==> flow/design.v (excerpt) <==
module compl_mul(
   input logic clk_i, 
   input logic srst_i,
   input logic signed [17:0]data_a_i_i,   
   input logic signed [17:0]data_a_q_i,   
   input logic signed [17:0]data_b_i_i,   
   input logic signed [17:0]data_b_q_i,   
   output  logic signed  [36:0]data_i_o,    
   output  logic signed [36:0]data_q_o     
   );
make LEC_CHECK=0 ABC_AREA=1 CAP_MARGIN=20 CELL_PAD_IN_SITES_DETAIL_PLACEMENT=0 CELL_PAD_IN_SITES_GLOBAL_PLACEMENT=0 CORE_MARGIN=2 CORE_UTILIZATION=71 CTS_CLUSTER_DIAMETER=60 GPL_TIMING_DRIVEN=1 PLACE_DENSITY_LB_ADDON=0.29 SETUP_SLACK_MARGIN=0.58 SLEW_MARGIN=20 finish   # period 5.7 ns
run.sh (not shown) runs the stock make flow with config.mk's settings and CLKGATE_MAP_FILE=.
The baseline never finished: it broke off in global routing on GRT-0116.
Change:
Settings changed: ABC_AREA 1 to not set, CAP_MARGIN 20 to 30, CORE_UTILIZATION 71 to 72, CTS_CLUSTER_DIAMETER 60 to 363, CTS_CLUSTER_SIZE set to 37, MAX_ROUTING_LAYER set to met4, PLACE_DENSITY_LB_ADDON 0.29 to not set.
Clock period 5.7 ns to 7.94 ns, I/O delays scaled along.
Outcome: The changed run ended with an error in global routing (GRT-0232); die size came out lower by a few percent; synthesized area came out lower by a few percent; synthesized cell count came out lower by about a fifth.
Change:
Settings changed: CAP_MARGIN 30 to 20, CORE_UTILIZATION 72 to 65, CTS_CLUSTER_DIAMETER 363 to 194, CTS_CLUSTER_SIZE 37 to not set, GPL_TIMING_DRIVEN 1 to 0, MAX_ROUTING_LAYER met4 to not set.
Clock period 7.94 ns to 9.89 ns, I/O delays scaled along.
Now the flow ran to the end with no violations.
Synthesized cell count does not change.
Die size rises by 11%.
Synthesized area stays the same.

* * *

Starting RTL as in the previous note.
## compl_mul
module compl_mul(
   input logic clk_i, 
   input logic srst_i,
   input logic signed [17:0]data_a_i_i,   
   input logic signed [17:0]data_a_q_i,   
   input logic signed [17:0]data_b_i_i,   
   input logic signed [17:0]data_b_q_i,   
   output  logic signed  [36:0]data_i_o,    
   output  logic signed [36:0]data_q_o     
   );
Settings: LEC_CHECK=0, CAP_MARGIN=20, CORE_MARGIN=2, CORE_UTILIZATION=40, SLEW_MARGIN=20; clock period 11.8 ns.
The baseline went through all stages and came out clean.
Next try:
Settings changed: CAP_MARGIN 20 to 0, CORE_UTILIZATION 40 to 72, MAX_ROUTING_LAYER from default to met4.
Clock period 11.8 ns to 7.97 ns, I/O delays scaled along.
Now the flow ended with an error in 5_1_grt.
Die size is lower by 44%.
Area after synthesis stays the same.
Synthesized cell count does not change.
Next try:
Settings changed: ABC_AREA from default to 1, CAP_MARGIN 0 to 20, CORE_UTILIZATION 72 to 44, MAX_ROUTING_LAYER met4 to default.
Clock period 7.97 ns to 9.57 ns, I/O delays scaled along.
After rerunning:
- With this change the flow finished clean
- die area climbs by 70%
- synthesized cell count increases by 20%
- synthesized area increases by 4.6%
Next try:
Settings changed: ABC_AREA 1 to default, CORE_UTILIZATION 44 to 40.
Clock period 9.57 ns to 16.0 ns, I/O delays scaled along.
The new run finished with timing, DRC and antenna clean.
Global-route usage is lower by 8.2 points.
Setup slack improved by 4100 ps.
Wire length is lower by a quarter to a third.
Cell area is lower by a few percent.
Sequential cell count does not change.
Core utilization is lower by 5.0 points.
Synthesized cell count is lower by about a fifth.
Critical path depth is lower by 4.
Via count is lower by about a fifth.

* * *

## exp/juniper
The RTL this note starts from:
==> flow/design.v <==
`timescale 1ns / 1ps
module compl_mul(
   input logic clk_i, 
   input logic srst_i,
   input logic signed [17:0]data_a_i_i,   
   input logic signed [17:0]data_a_q_i,   
   input logic signed [17:0]data_b_i_i,   
   input logic signed [17:0]data_b_q_i,   
   output  logic signed  [36:0]data_i_o,    
   output  logic signed [36:0]data_q_o     
   );
   logic signed [35:0] prod_ii, prod_iq, prod_qi, prod_qq;
   assign prod_ii = data_a_i_i * data_b_i_i;
   assign prod_qq = data_a_q_i * data_b_q_i;
   assign prod_iq = data_a_i_i * data_b_q_i;
   assign prod_qi = data_a_q_i * data_b_i_i;
   always_ff@(posedge clk_i) begin
       if(srst_i)begin
           data_i_o<=0;
           data_q_o<=0;
       end
       else begin
           data_i_o<=prod_ii-prod_qq;
           data_q_o<=prod_iq+prod_qi;
       end
   end
endmodule
Settings: LEC_CHECK=0, ABC_AREA=1, CAP_MARGIN=10, CORE_ASPECT_RATIO=0.98, CORE_MARGIN=2, CORE_UTILIZATION=45, MAX_ROUTING_LAYER=met4, SLEW_MARGIN=20, TNS_END_PERCENT=90; clock period 11.9 ns.
For exp/tundra, these inputs were changed with respect to exp/juniper:
Settings: an added MIN_ROUTING_LAYER of met2; a change of CAP_MARGIN from 10 to 40; a change of CORE_UTILIZATION from 45 to 39.
Notes after the runs:
- When exp/tundra is measured against exp/juniper, its core outline area turns out about 16% higher.
- Vias: exp/tundra above exp/juniper
- Taking exp/juniper as the reference, in exp/tundra actual slew at the worst max-slew pin went down, sequential cell area did not really move, smallest hold slack went down.
- Re count of plain and timing-repair buffers: exp/juniper and exp/tundra aren't equal, and the lower value belongs to exp/juniper.
- Summary of exp/tundra over exp/juniper: global-route wire length before repair rose about 8%, wire length per cell moved up, relative area change from synthesis to final layout +2.0 points.
Inputs modified between exp/tundra and exp/nickel:
Settings: CAP_MARGIN now 20, was 40; CORE_ASPECT_RATIO no longer set, was 0.98; ABC_AREA no longer set, was 1; MIN_ROUTING_LAYER no longer set, was met2; TNS_END_PERCENT no longer set, was 90; MAX_ROUTING_LAYER no longer set, was met4; CORE_UTILIZATION now 66, was 39; the clock period (ns, I/O delays scaled along) now 8.0, was 11.9.
==> results <==
Compared with exp/tundra, exp/nickel shows area of the synthesized netlist per yosys stat lower by about 4.4%. Out of exp/nickel and exp/tundra, the only run to close with the timing, design-rule and antenna checks passing was exp/tundra. Although exp/nickel finished all stages, its layout failed final checks on setup timing. Vias: exp/nickel fewer than exp/tundra. Compared with exp/tundra, exp/nickel shows a lower global-route usage over all layers.

* * *

RTL: the design.v shown in full above, as it stands there.
export LEC_CHECK = 0
export CAP_MARGIN = 20
export CELL_PAD_IN_SITES_DETAIL_PLACEMENT = 0
export CELL_PAD_IN_SITES_GLOBAL_PLACEMENT = 1
export CORE_ASPECT_RATIO = 0.5
export CORE_MARGIN = 6
export CORE_UTILIZATION = 56
export CTS_CLUSTER_DIAMETER = 194
export CTS_CLUSTER_SIZE = 73
export GPL_TIMING_DRIVEN = 1
export PLACE_DENSITY_LB_ADDON = 0.29
export SLEW_MARGIN = 20
export TNS_END_PERCENT = 25
create_clock -name core_clock -period 13.3 [get_ports {clk_i}]
The starting point produced a clean layout.
==> next run, changes <==
==> flow/config.mk (replaced) <==
export PLATFORM = sky130hd
export DESIGN_NAME = compl_mul
export DESIGN_NICKNAME = compl_mul
export VERILOG_FILES = /design/flow/design.v
export SDC_FILE = /design/flow/constraint.sdc
export NUM_CORES = 4
export LEC_CHECK = 0
export CAP_MARGIN = 20
export CELL_PAD_IN_SITES_DETAIL_PLACEMENT = 0
export CELL_PAD_IN_SITES_GLOBAL_PLACEMENT = 0
export CORE_MARGIN = 2
export CORE_UTILIZATION = 57
export CTS_CLUSTER_DIAMETER = 194
export GPL_TIMING_DRIVEN = 1
export PLACE_DENSITY_LB_ADDON = 0.29
export SETUP_SLACK_MARGIN = 0.58
export SLEW_MARGIN = 20
==> flow/constraint.sdc (replaced) <==
create_clock -name core_clock -period 8.79 [get_ports {clk_i}]
set_input_delay 1.7580 -clock core_clock [delete_from_list [all_inputs] [get_ports {clk_i}]]
set_output_delay 1.7580 -clock core_clock [all_outputs]
set_load 0.01 [all_outputs]
Outcome: The new run passed the timing, design-rule and antenna checks; sequential share of layout area fell by 0.42 points; clock-buffer cell count goes down by 1; wire length went up by 15%; first-iteration DRC count went up by 33%; utilization grows by 11 points; via count came out higher by 13%; flip-flop count stays the same; worst hold slack loses 750 ps; design area increases by 18%; global-route usage went up by 5.6 points.
==> next run, changes <==
--- a/flow/config.mk
+++ b/flow/config.mk
@@ -10,8 +10,9 @@
 export CELL_PAD_IN_SITES_GLOBAL_PLACEMENT = 0
 export CORE_MARGIN = 2
-export CORE_UTILIZATION = 57
+export CORE_UTILIZATION = 72
 export CTS_CLUSTER_DIAMETER = 194
+export CTS_CLUSTER_SIZE = 35
 export GPL_TIMING_DRIVEN = 1
-export PLACE_DENSITY_LB_ADDON = 0.29
+export MAX_ROUTING_LAYER = met4
 export SETUP_SLACK_MARGIN = 0.58
 export SLEW_MARGIN = 20
==> flow/constraint.sdc (replaced) <==
create_clock -name core_clock -period 7.72 [get_ports {clk_i}]
set_input_delay 1.5440 -clock core_clock [delete_from_list [all_inputs] [get_ports {clk_i}]]
set_output_delay 1.5440 -clock core_clock [all_outputs]
set_load 0.01 [all_outputs]
Outcome: The new run died in global routing (5_1_grt) with GRT-0232. Synthesized cell count is unchanged. Area after synthesis does not change. Die size went down by 21%.
==> next run, changes <==
==> flow/config.mk (replaced) <==
export PLATFORM = sky130hd
export DESIGN_NAME = compl_mul
export DESIGN_NICKNAME = compl_mul
export VERILOG_FILES = /design/flow/design.v
export SDC_FILE = /design/flow/constraint.sdc
export NUM_CORES = 4
export LEC_CHECK = 0
export CAP_MARGIN = 20
export CORE_MARGIN = 2
export CORE_UTILIZATION = 70
export CTS_CLUSTER_SIZE = 37
export MAX_ROUTING_LAYER = met4
export SLEW_MARGIN = 20
==> flow/constraint.sdc (replaced) <==
create_clock -name core_clock -period 8.0 [get_ports {clk_i}]
set_input_delay 1.6000 -clock core_clock [delete_from_list [all_inputs] [get_ports {clk_i}]]
set_output_delay 1.6000 -clock core_clock [all_outputs]
set_load 0.01 [all_outputs]
Now the flow produced a layout that fails on setup timing; synthesized cell count does not change; die area went up by a few percent; synthesized area is unchanged.

* * *

== run A ==
Starts from the design.v that is shown in full above.
clock: 16.0 ns
lec_check: 0
abc_area: 0
cap_margin: 20
cell_pad_in_sites_global_placement: 1
core_aspect_ratio: 1.27
core_margin: 2
core_utilization: 48
cts_cluster_diameter: 52
cts_cluster_size: 48
slew_margin: 20
tns_end_percent: 20
Setup changes, run A to run B
Settings: CTS_CLUSTER_SIZE changed from 48 to 59; MAX_ROUTING_LAYER newly set to met4; CORE_UTILIZATION changed from 48 to 47; CELL_PAD_IN_SITES_DETAIL_PLACEMENT newly set to 2; CELL_PAD_IN_SITES_GLOBAL_PLACEMENT removed (was 1); CTS_CLUSTER_DIAMETER removed (was 52); TNS_END_PERCENT removed (was 20); PLACE_DENSITY_LB_ADDON newly set to 0.13; CORE_ASPECT_RATIO changed from 1.27 to 0.63; ABC_AREA removed (was 0); SETUP_SLACK_MARGIN newly set to 3.98; GPL_TIMING_DRIVEN newly set to 1; GPL_ROUTABILITY_DRIVEN newly set to 0; MIN_ROUTING_LAYER newly set to met2; CAP_MARGIN changed from 20 to 40; CORE_MARGIN changed from 2 to 8.
[summary]
Run B | ERROR | global routing (5_1_grt). Area of the mapped netlist came out exactly the same in run A and run B. Run A → run B: number of top-level pins has remained practically unchanged, number of enable flip-flop cells has remained practically unchanged. Going from run A to run B, the post-placement worst setup slack was found to have gone down by 1.41 ns. Synthesized flop and latch total came out exactly the same in run A and run B. Run B: standard cell core area 2.9% above run A. From run A to run B, fraction of the mapped netlist area in adder cells did not move at all. Comparing overall chip area for run A and run B, the bigger number came from run B. Going from run A to run B, floorplan utilization shrinks by 1.4 points. The final reports for run B and run A show total instance count after detailed placement higher in the former.
For run C, these inputs were changed with respect to run B:
Settings: removing GPL_ROUTABILITY_DRIVEN (formerly 0); removing CTS_CLUSTER_SIZE (formerly 59); removing CELL_PAD_IN_SITES_DETAIL_PLACEMENT (formerly 2); removing GPL_TIMING_DRIVEN (formerly 1); changing CORE_UTILIZATION from 47 to 72; removing MIN_ROUTING_LAYER (formerly met2); removing PLACE_DENSITY_LB_ADDON (formerly 0.13); removing SETUP_SLACK_MARGIN (formerly 3.98); removing CORE_ASPECT_RATIO (formerly 0.63); changing CORE_MARGIN from 8 to 2; changing CAP_MARGIN from 40 to 35; changing the clock period (ns, I/O delays scaled along) from 16.0 to 7.97.
==> results <==
On run C: area enclosed by the die boundary is 39% lower than what run B gave.
Going from run B to run C, number of gates resized after cts saw an increase, level count of the clock H-tree neither gained nor lost much, initial cell density of the core shows an increase of 26 points.
FAIL run C @ global routing (5_1_grt): tool exited with error
Die outline width went down by more than a quarter going from run B to run C.
Count of buffers added by post-CTS timing repair for setup on run C is up relative to run B.
In run C, the overall die height came out 2.6% below the value in run B.
Compared with run B, in run C number of rows in the core area increased 1.0%, number of buffers between clock root and the deepest sink essentially unchanged, placed instance area higher.

* * *

P:
Starts from the design.v that is shown in full above.
export LEC_CHECK = 0
export ABC_AREA = 0
export CAP_MARGIN = 20
export CELL_PAD_IN_SITES_GLOBAL_PLACEMENT = 1
export CORE_ASPECT_RATIO = 0.5
export CORE_MARGIN = 8
export CORE_UTILIZATION = 60
export CTS_CLUSTER_DIAMETER = 377
export CTS_CLUSTER_SIZE = 97
export PLACE_DENSITY = 0.53
export SLEW_MARGIN = 20
export TNS_END_PERCENT = 20
create_clock -name core_clock -period 16.0 [get_ports {clk_i}]
In summary, P completed successfully, with a layout that passed the timing, design-rule and antenna checks.
The following lists how Q was set up differently from P:
- CORE_ASPECT_RATIO now 0.63, was 0.5
- PLACE_DENSITY_LB_ADDON now 0.13, previously not set
- CTS_CLUSTER_SIZE now 59, was 97
- PLACE_DENSITY no longer set, was 0.53
- CORE_UTILIZATION now 47, was 60
- ABC_AREA no longer set, was 0
- CAP_MARGIN now 40, was 20
- GPL_ROUTABILITY_DRIVEN now 0, previously not set
- TNS_END_PERCENT no longer set, was 20
- GPL_TIMING_DRIVEN now 0, previously not set
- SETUP_SLACK_MARGIN now 3.98, previously not set
- CELL_PAD_IN_SITES_GLOBAL_PLACEMENT no longer set, was 1
- CELL_PAD_IN_SITES_DETAIL_PLACEMENT now 2, previously not set
- MAX_ROUTING_LAYER now met4, previously not set
- CTS_CLUSTER_DIAMETER no longer set, was 377
### Flow results
Q did not run to completion, as it errored out during global routing (5_1_grt). From P to Q, clock buffer count from CTS did not move at all. P → Q: post-synthesis area per instance ~0 delta, area fraction in mux cells ~0 delta, fraction of registers with async set/reset ~0 delta.

* * *

== red ==
Starts from the design.v that is shown in full above.
export LEC_CHECK = 0
export CAP_MARGIN = 20
export CORE_MARGIN = 2
export CORE_UTILIZATION = 66
export SETUP_SLACK_MARGIN = 2.84
export SLEW_MARGIN = 20
create_clock -name core_clock -period 11.1 [get_ports {clk_i}]
--- input diff red..blue ---
Settings: CORE_UTILIZATION now 40, was 66; SETUP_SLACK_MARGIN no longer set, was 2.84; CAP_MARGIN now 10, was 20; ABC_AREA now 1, previously not set; the clock period (ns, I/O delays scaled along) now 16.0, was 11.1.
[summary]
blue ended with every stage complete and zero timing, DRC or antenna violations. Master of the slowest instance on the critical path: sky130_fd_sc_hd__inv_1 -> blue, sky130_fd_sc_hd__fa_2 -> red. When blue is measured against red, its final critical-path share of the clock period turns out 11 points lower. On wire length, red loses to blue. Measured against blue, the routability congestion estimate from global placement of red comes out at 1.07 times the reference value.
Changes in green relative to blue:
Settings: setting TNS_END_PERCENT to 20 for the first time; setting CTS_CLUSTER_SIZE to 97 for the first time; changing CAP_MARGIN from 10 to 20; setting CORE_ASPECT_RATIO to 1.73 for the first time; setting CELL_PAD_IN_SITES_GLOBAL_PLACEMENT to 1 for the first time; setting CTS_CLUSTER_DIAMETER to 95 for the first time; changing SLEW_MARGIN from 20 to 15; changing ABC_AREA from 1 to 0; changing CORE_UTILIZATION from 40 to 60.
[summary]
Diff blue -> green: total number of placement rows increased 7, clock transition at the register clock pins on the worst setup and hold paths after CTS went up, summed standard-cell area reported by yosys went down by about 4.4%.
The higher final critical path time including I/O delays and setup of green and blue is in green.
Against blue, green comes in 0.30 ns lower on setup slack.
Against blue, green reports a final core area utilization that is higher.
